Design PMPD, start of the top module:
module PMPD(
    input wire clk,
    input wire rst_n,
    input wire sclk,
    input wire mosi,
    input wire ss,
    output wire miso,            
    output wire drive
);
export LEC_CHECK = 0
export ABC_AREA = 0
export CAP_MARGIN = 5
export CELL_PAD_IN_SITES_DETAIL_PLACEMENT = 1
export CORE_ASPECT_RATIO = 1.22
export CORE_MARGIN = 2
export CORE_UTILIZATION = 60
export CTS_CLUSTER_DIAMETER = 291
export GPL_TIMING_DRIVEN = 0
export HOLD_SLACK_MARGIN = 0.17
export MIN_ROUTING_LAYER = met2
export PLACE_DENSITY = 0.93
export SETUP_SLACK_MARGIN = -0.83
export SLEW_MARGIN = 20
create_clock -name core_clock -period 14.0 [get_ports {clk}]
run.sh (not shown) runs the stock make flow with config.mk's settings and CLKGATE_MAP_FILE=.
The baseline did not get past 5_1_grt with GRT-0116.
==> next run, changes <==
==> flow/config.mk (replaced) <==
export PLATFORM = sky130hd
export DESIGN_NAME = PMPD
export DESIGN_NICKNAME = PMPD
export VERILOG_FILES = /design/flow/design.v
export SDC_FILE = /design/flow/constraint.sdc
export NUM_CORES = 4
export LEC_CHECK = 0
export ABC_AREA = 1
export CAP_MARGIN = 20
export CORE_MARGIN = 2
export CORE_UTILIZATION = 59
export CTS_CLUSTER_SIZE = 98
export SLEW_MARGIN = 20
==> flow/constraint.sdc (replaced) <==
create_clock -name core_clock -period 6.31 [get_ports {clk}]
set_input_delay 1.2620 -clock core_clock [delete_from_list [all_inputs] [get_ports {clk}]]
set_output_delay 1.2620 -clock core_clock [all_outputs]
set_load 0.01 [all_outputs]
What happened:
- This time the run ran to the end with violations: negative setup slack
- die area rises by 2.2%
- synthesized area rises by 0.50%
- synthesized cell count is higher by 53%

========
PMPD again, from the RTL that the note above started with.
make LEC_CHECK=0 ABC_AREA=0 CAP_MARGIN=20 CORE_MARGIN=2 CORE_UTILIZATION=72 CTS_CLUSTER_DIAMETER=43 CTS_CLUSTER_SIZE=31 PLACE_DENSITY=0.4 SETUP_SLACK_MARGIN=1.4 SLEW_MARGIN=20 finish   # period 6.07 ns
The baseline completed and failed the layout checks on negative setup slack.
Rerun with:
Settings changed: ABC_AREA 0 to unset, CORE_UTILIZATION 72 to 40, CTS_CLUSTER_DIAMETER 43 to unset, CTS_CLUSTER_SIZE 31 to unset, PLACE_DENSITY 0.4 to unset, SETUP_SLACK_MARGIN 1.4 to unset.
Clock period 6.07 ns to 8.01 ns, I/O delays scaled along.
Now the flow finished clean; routed wire length came out lower by a few percent; utilization came out lower by 37 points; cell area came out lower slightly; sequential cell count does not change; setup slack is better by 1.0 ns; power came out lower by about a fifth; synthesized area stays the same; clock power came out lower by about a fifth.

========
PMPD again, from the RTL that the note above started with.
clock: 4.72 ns
lec_check: 0
abc_area: 1
cap_margin: 20
core_margin: 2
core_utilization: 72
cts_cluster_diameter: 397
cts_cluster_size: 10
place_density_lb_addon: 0.11
slew_margin: 20
The starting point finished with setup timing left.
==> next run, changes <==
--- a/flow/config.mk
+++ b/flow/config.mk
@@ -8 +7,0 @@
-export ABC_AREA = 1
@@ -11,4 +10 @@
-export CORE_UTILIZATION = 72
-export CTS_CLUSTER_DIAMETER = 397
-export CTS_CLUSTER_SIZE = 10
-export PLACE_DENSITY_LB_ADDON = 0.11
+export CORE_UTILIZATION = 40
==> flow/constraint.sdc (replaced) <==
create_clock -name core_clock -period 5.44 [get_ports {clk}]
set_input_delay 1.0880 -clock core_clock [delete_from_list [all_inputs] [get_ports {clk}]]
set_output_delay 1.0880 -clock core_clock [all_outputs]
set_load 0.01 [all_outputs]
Result: The new run ran to the end with violations: setup timing. Die size increases by 78%. Area after synthesis fell by 0.50%. Utilization goes down by 36 points. Cell area rises by about 1.2%.
==> next run, changes <==
--- a/flow/config.mk
+++ b/flow/config.mk
@@ -10 +10,2 @@
-export CORE_UTILIZATION = 40
+export CORE_UTILIZATION = 67
+export CTS_CLUSTER_SIZE = 23
==> flow/constraint.sdc (replaced) <==
create_clock -name core_clock -period 4.45 [get_ports {clk}]
set_input_delay 0.8900 -clock core_clock [delete_from_list [all_inputs] [get_ports {clk}]]
set_output_delay 0.8900 -clock core_clock [all_outputs]
set_load 0.01 [all_outputs]
Effect: The changed run finished with setup timing left; total power goes up by 17%; sequential power goes up by 22%; final cell count goes down by 11%; setup slack gets worse by 910 ps; routed wire length goes up by 4.3%; final area goes down by 1.2%; combinational power goes up by 30%; non-clock buffer count goes up by 63; worst hold slack gets worse by 190 ps; count of clock-buffer cells in the layout goes down by 2.
==> next run, changes <==
--- a/flow/config.mk
+++ b/flow/config.mk
@@ -10,2 +10 @@
-export CORE_UTILIZATION = 67
-export CTS_CLUSTER_SIZE = 23
+export CORE_UTILIZATION = 17
==> flow/constraint.sdc (replaced) <==
create_clock -name core_clock -period 13.0 [get_ports {clk}]
set_input_delay 2.6000 -clock core_clock [delete_from_list [all_inputs] [get_ports {clk}]]
set_output_delay 2.6000 -clock core_clock [all_outputs]
set_load 0.01 [all_outputs]
Now the flow finished clean.
Total power came out lower by about 60%.
Global-route usage came out lower by 17 points.
Non-clock buffer count came out lower by 406.
Routed wire length came out lower by about 6%.
First-iteration DRC count came out lower by 9.7%.
==> next run, changes <==
--- a/flow/config.mk
+++ b/flow/config.mk
@@ -10 +10,2 @@
-export CORE_UTILIZATION = 17
+export CORE_UTILIZATION = 67
+export CTS_CLUSTER_SIZE = 25
==> flow/constraint.sdc (replaced) <==
create_clock -name core_clock -period 4.45 [get_ports {clk}]
set_input_delay 0.8900 -clock core_clock [delete_from_list [all_inputs] [get_ports {clk}]]
set_output_delay 0.8900 -clock core_clock [all_outputs]
set_load 0.01 [all_outputs]
After rerunning:
- Now the flow ran to the end with violations: setup timing
- wire length came out higher by 6.7%
- fmax came out higher by about 20%
- sequential share of layout area came out higher by 1.3 points
- via count came out higher by about 4%
- die size came out lower by about 70%
- worst setup slack got worse by 7300 ps
==> next run, changes <==
--- a/flow/config.mk
+++ b/flow/config.mk
@@ -7,0 +8 @@
+export ABC_AREA = 0
@@ -10,2 +11,3 @@
-export CORE_UTILIZATION = 67
-export CTS_CLUSTER_SIZE = 25
+export CORE_UTILIZATION = 72
+export CTS_CLUSTER_SIZE = 31
+export SETUP_SLACK_MARGIN = 1.4
==> flow/constraint.sdc (replaced) <==
create_clock -name core_clock -period 4.91 [get_ports {clk}]
set_input_delay 0.9820 -clock core_clock [delete_from_list [all_inputs] [get_ports {clk}]]
set_output_delay 0.9820 -clock core_clock [all_outputs]
set_load 0.01 [all_outputs]
Outcome: The changed run produced a layout that fails on setup timing; wire length grows by 3.7%; total power shrinks by 9.1%; register-to-register slack is better by 370 ps; global-route usage grows by 2.1 points; final area stays flat; critical path depth grows by 2; utilization grows by 6.1 points.
No activity file was given, so power comes from the tool's default toggle rates.
